==> inputs of v13 <==
==> flow/design.v <==
module alu (
  input [32-1:0] a, b, 
  input [6-1:0] s,
  output [32-1:0] y,
  output zero );
  assign y = s==6'b100000 ? a+b:
  			 s==6'b100010 ? a-b:
             s==6'b100100 ? a & b:
             s==6'b100101 ? a | b:
             s==6'b100110 ? a ^ b:
             s==6'b100111 ? ~ (a | b):
  			 s==6'b100001 ? a+b:
			 b;
  assign zero = (y == 32'b0);
endmodule
module rfile (
 input clk,
 input [5-1:0] a1, a2, a3,
 output [32-1:0] rd1, rd2,
 input [32-1:0] wd3,
 input we3);
	reg [32-1:0] rf[0:32-1];
	assign rd1 = |a1 == 0 ? 0: rf[a1];
	assign rd2 = |a2 == 0 ? 0: rf[a2];
	always @(posedge clk) 
		if(we3) rf[a3] <= wd3;
endmodule
module mipse(
input clk, rst_n,
input [32-1:0] instr,
input [32-1:0] readdata,
output reg [32-1:0] pc, 
output [32-1:0] aluresult,
output [32-1:0] writedata,
output memwrite);
wire [32-1:0] srca, srcb, result;
wire [6-1:0] opcode;
wire [5-1:0] shamt;
wire [6-1:0] func;
wire [5-1:0] rs, rd, rt, writereg;
wire [6-1:0] com;
wire [32-1:0] signimm;
wire [32-1:0] unsignimm;
wire [32-1:0] pcplus4;
wire regwrite;
wire sw_op, beq_op, bne_op, addi_op, lw_op, j_op, jal_op, jr_op, alu_op;
wire ori_op, lui_op;
wire slt_op, slti_op, sltiu_op;
wire zero;
wire addiu_op, sltu_op, bltz_op, bgez_op, blez_op, sll_op, movz_op, movz_en;
assign {opcode, rs, rt, rd, shamt, func} = instr;
assign signimm = {{16{instr[15]}},instr[15:0]};
assign unsignimm = {16'b0,instr[15:0]};
assign sw_op = (opcode == 6'b101011);
assign lw_op = (opcode == 6'b100011);
assign alu_op = (opcode == 6'b000000) & (func[5:3] == 3'b100);
assign addi_op = (opcode == 6'b001000);
assign addiu_op = (opcode == 6'b001001);
assign slti_op = (opcode == 6'b001010);
assign sltiu_op = (opcode == 6'b001011);
assign ori_op = (opcode == 6'b001101);
assign lui_op = (opcode == 6'b001111);
assign beq_op = (opcode == 6'b000100);
assign bne_op = (opcode == 6'b000101);
assign j_op = (opcode == 6'b000010);
assign jal_op = (opcode == 6'b000011);
assign jr_op = (opcode == 6'b000000) & (func == 6'b001000);
assign slt_op = (opcode == 6'b000000) & (func == 6'b101010);
assign sltu_op = (opcode == 6'b000000) & (func == 6'b101001);
assign memwrite = sw_op;
assign bltz_op = (opcode == 6'b000001) & (rt == 5'b00000);
assign bgez_op = (opcode == 6'b000001) & (rt == 5'b00001);
assign blez_op = (opcode == 6'b000110);
assign sll_op = (opcode == 6'b000000) & (func == 6'b000000);
assign movz_op = (opcode == 6'b000000) & (func == 6'b010000);
assign srcb = (addi_op | lw_op | sw_op | slti_op) ? signimm : 
				lui_op ? {instr[15:0], 16'b0}:
				(ori_op | addiu_op | sltiu_op) ? unsignimm : 
								writedata;
assign com = (addi_op | addiu_op | lw_op | sw_op) ? 6'b100000: 
			ori_op ? 6'b100101:
			lui_op ? 6'b000001:
			(beq_op | bne_op | slt_op | sltu_op | slti_op | sltiu_op ) ? 6'b100010: func;
assign movz_en = movz_op & (writedata == 0);
assign result = slt_op | sltu_op | slti_op | sltiu_op ? {31'b0,aluresult[31]} :
		movz_en ?  srca:
		sll_op ? (writedata << shamt) :
		jal_op ? pcplus4:
		lw_op  ? readdata :
		aluresult;
assign regwrite = lw_op | alu_op | addi_op | addiu_op | jal_op | slt_op | sltu_op | slti_op | sltiu_op | sll_op | movz_en | ori_op | lui_op;
assign writereg = jal_op ? 5'b11111: alu_op | slt_op | sltu_op | sll_op | movz_en ? rd : rt;
alu alu_1(.a(srca), .b(srcb), .s(com), .y(aluresult), .zero(zero));
rfile rfile_1(.clk(clk), .rd1(srca), .a1(rs), .rd2(writedata), .a2(rt), 
	.wd3(result), .a3(writereg), .we3(regwrite));
assign pcplus4 = pc+4;
always @(posedge clk or negedge rst_n) 
begin 
   if(!rst_n) pc <= 0;
   else if (j_op | jal_op) 
   	 pc	<= {pc[31:28],instr[25:0],2'b0};
   else if (jr_op) 
   	 pc	<= srca;
   else if ((beq_op & zero) | (bne_op & !zero))
     pc <= pcplus4 +{signimm[29:0],2'b0} ;
	else if ((bltz_op & (srca < 0)) | (blez_op & (srca <= 0)) | (bgez_op & (srca > 0)))
     pc <= pcplus4 +{signimm[29:0],2'b0} ;
   else 
     pc <= pcplus4;
end
endmodule
==> flow/run.sh <==
#!/bin/bash
# the make line also repeats each setting of config.mk as NAME=value (left out here)
make -C /OpenROAD-flow-scripts/flow DESIGN_CONFIG=/design/flow/config.mk WORK_HOME=/design/flow/orfs CLKGATE_MAP_FILE= finish
==> flow/config.mk <==
export PLATFORM = sky130hd
export DESIGN_NAME = mipse
export DESIGN_NICKNAME = mipse
export VERILOG_FILES = /design/flow/design.v
export SDC_FILE = /design/flow/constraint.sdc
export NUM_CORES = 4
export LEC_CHECK = 0
export CAP_MARGIN = 20
export CORE_MARGIN = 2
export CORE_UTILIZATION = 61
export CTS_CLUSTER_DIAMETER = 356
export HOLD_SLACK_MARGIN = 0.3
export PLACE_DENSITY_LB_ADDON = 0.06
export SETUP_SLACK_MARGIN = 1.59
export SLEW_MARGIN = 20
==> flow/constraint.sdc <==
create_clock -name core_clock -period 5.54 [get_ports {clk}]
set_input_delay 1.1080 -clock core_clock [delete_from_list [all_inputs] [get_ports {clk}]]
set_output_delay 1.1080 -clock core_clock [all_outputs]
set_load 0.01 [all_outputs]
==> v18: changes against v13 <==
==> flow/config.mk (replaced) <==
export PLATFORM = sky130hd
export DESIGN_NAME = mipse
export DESIGN_NICKNAME = mipse
export VERILOG_FILES = /design/flow/design.v
export SDC_FILE = /design/flow/constraint.sdc
export NUM_CORES = 4
export LEC_CHECK = 0
export ABC_AREA = 0
export CAP_MARGIN = 25
export CELL_PAD_IN_SITES_DETAIL_PLACEMENT = 0
export CORE_ASPECT_RATIO = 0.71
export CORE_MARGIN = 2
export CORE_UTILIZATION = 57
export CTS_CLUSTER_DIAMETER = 360
export GPL_ROUTABILITY_DRIVEN = 1
export GPL_TIMING_DRIVEN = 1
export PLACE_DENSITY_LB_ADDON = 0.03
export SETUP_SLACK_MARGIN = -0.42
export SLEW_MARGIN = 35
export TNS_END_PERCENT = 5
==> flow/constraint.sdc (replaced) <==
create_clock -name core_clock -period 5.57 [get_ports {clk}]
set_input_delay 1.1140 -clock core_clock [delete_from_list [all_inputs] [get_ports {clk}]]
set_output_delay 1.1140 -clock core_clock [all_outputs]
set_load 0.01 [all_outputs]
==> v1: changes against v13 <==
==> flow/config.mk (replaced) <==
export PLATFORM = sky130hd
export DESIGN_NAME = mipse
export DESIGN_NICKNAME = mipse
export VERILOG_FILES = /design/flow/design.v
export SDC_FILE = /design/flow/constraint.sdc
export NUM_CORES = 4
export LEC_CHECK = 0
export CAP_MARGIN = 20
export CORE_MARGIN = 2
export CORE_UTILIZATION = 70
export CTS_CLUSTER_SIZE = 45
export PLACE_DENSITY = 0.65
export SETUP_SLACK_MARGIN = -0.6
export SLEW_MARGIN = 20
==> flow/constraint.sdc (replaced) <==
create_clock -name core_clock -period 6.1 [get_ports {clk}]
set_input_delay 1.2200 -clock core_clock [delete_from_list [all_inputs] [get_ports {clk}]]
set_output_delay 1.2200 -clock core_clock [all_outputs]
set_load 0.01 [all_outputs]
==> GITHUB_STEP_SUMMARY <==
## Implementation flow summary

| Metric | Value |
|---|---|
| Stopped at | `clock tree synthesis` |
| Die X | `300 um` |
| GP Congestion | `1.18` |
| DP Area | `0.0737 sq mm` |
| Err | `[ERROR DPL-0033] detailed placement checks failed during check placement.` |
| Die Area | `0.0898 sq mm` |
| Cell Rows | `108` |
| Status | `aborted with a tool error` |
| DP Worst Slack | `-2.44 ns` |
# the run above: v1

==> GITHUB_STEP_SUMMARY <==
## Implementation flow summary

| Metric | Value |
|---|---|
| Post-synthesis simple-gate area fraction | `8.03%` |
| Cell Rows | `116` |
| DP Worst Slack | `-2.64 ns` |
| Status | `aborted with a tool error` |
| DP Area | `0.0740 sq mm` |
| Stopped at | `global routing` |
| Err | `[ERROR GRT-0232] Routing congestion too high. Check the congestion heatmap in the GUI.` |
| Post-CTS setup buffers | `124` |
| Die Area | `0.103 sq mm` |
| Die X | `321 um` |
# the run above: v13

==> GITHUB_STEP_SUMMARY <==
## PnR job results

| Metric | Value |
|---|---|
| Worst setup slack after layout | `-1.79 ns` |
| ANT cells | `6` |
| Met2 global-route usage | `69.4%` |
| DP Worst Slack | `-2.52 ns` |
| Status | `complete, but fails checks` |
| Fin. Hold Viols | `0` |
| Die X | `393 um` |
| SO Faults | `setup timing` |
| Cell Rows | `101` |
| # setup viols final | `1918` |
| Cycle use final | `132%` |
| Clk power | `7.15 mW` |
| GP Congestion | `1.16` |
| DP Area | `0.0747 sq mm` |
| Dpl cells | `7106` |
# the run above: v18

No activity file was given, so power comes from the tool's default toggle rates.
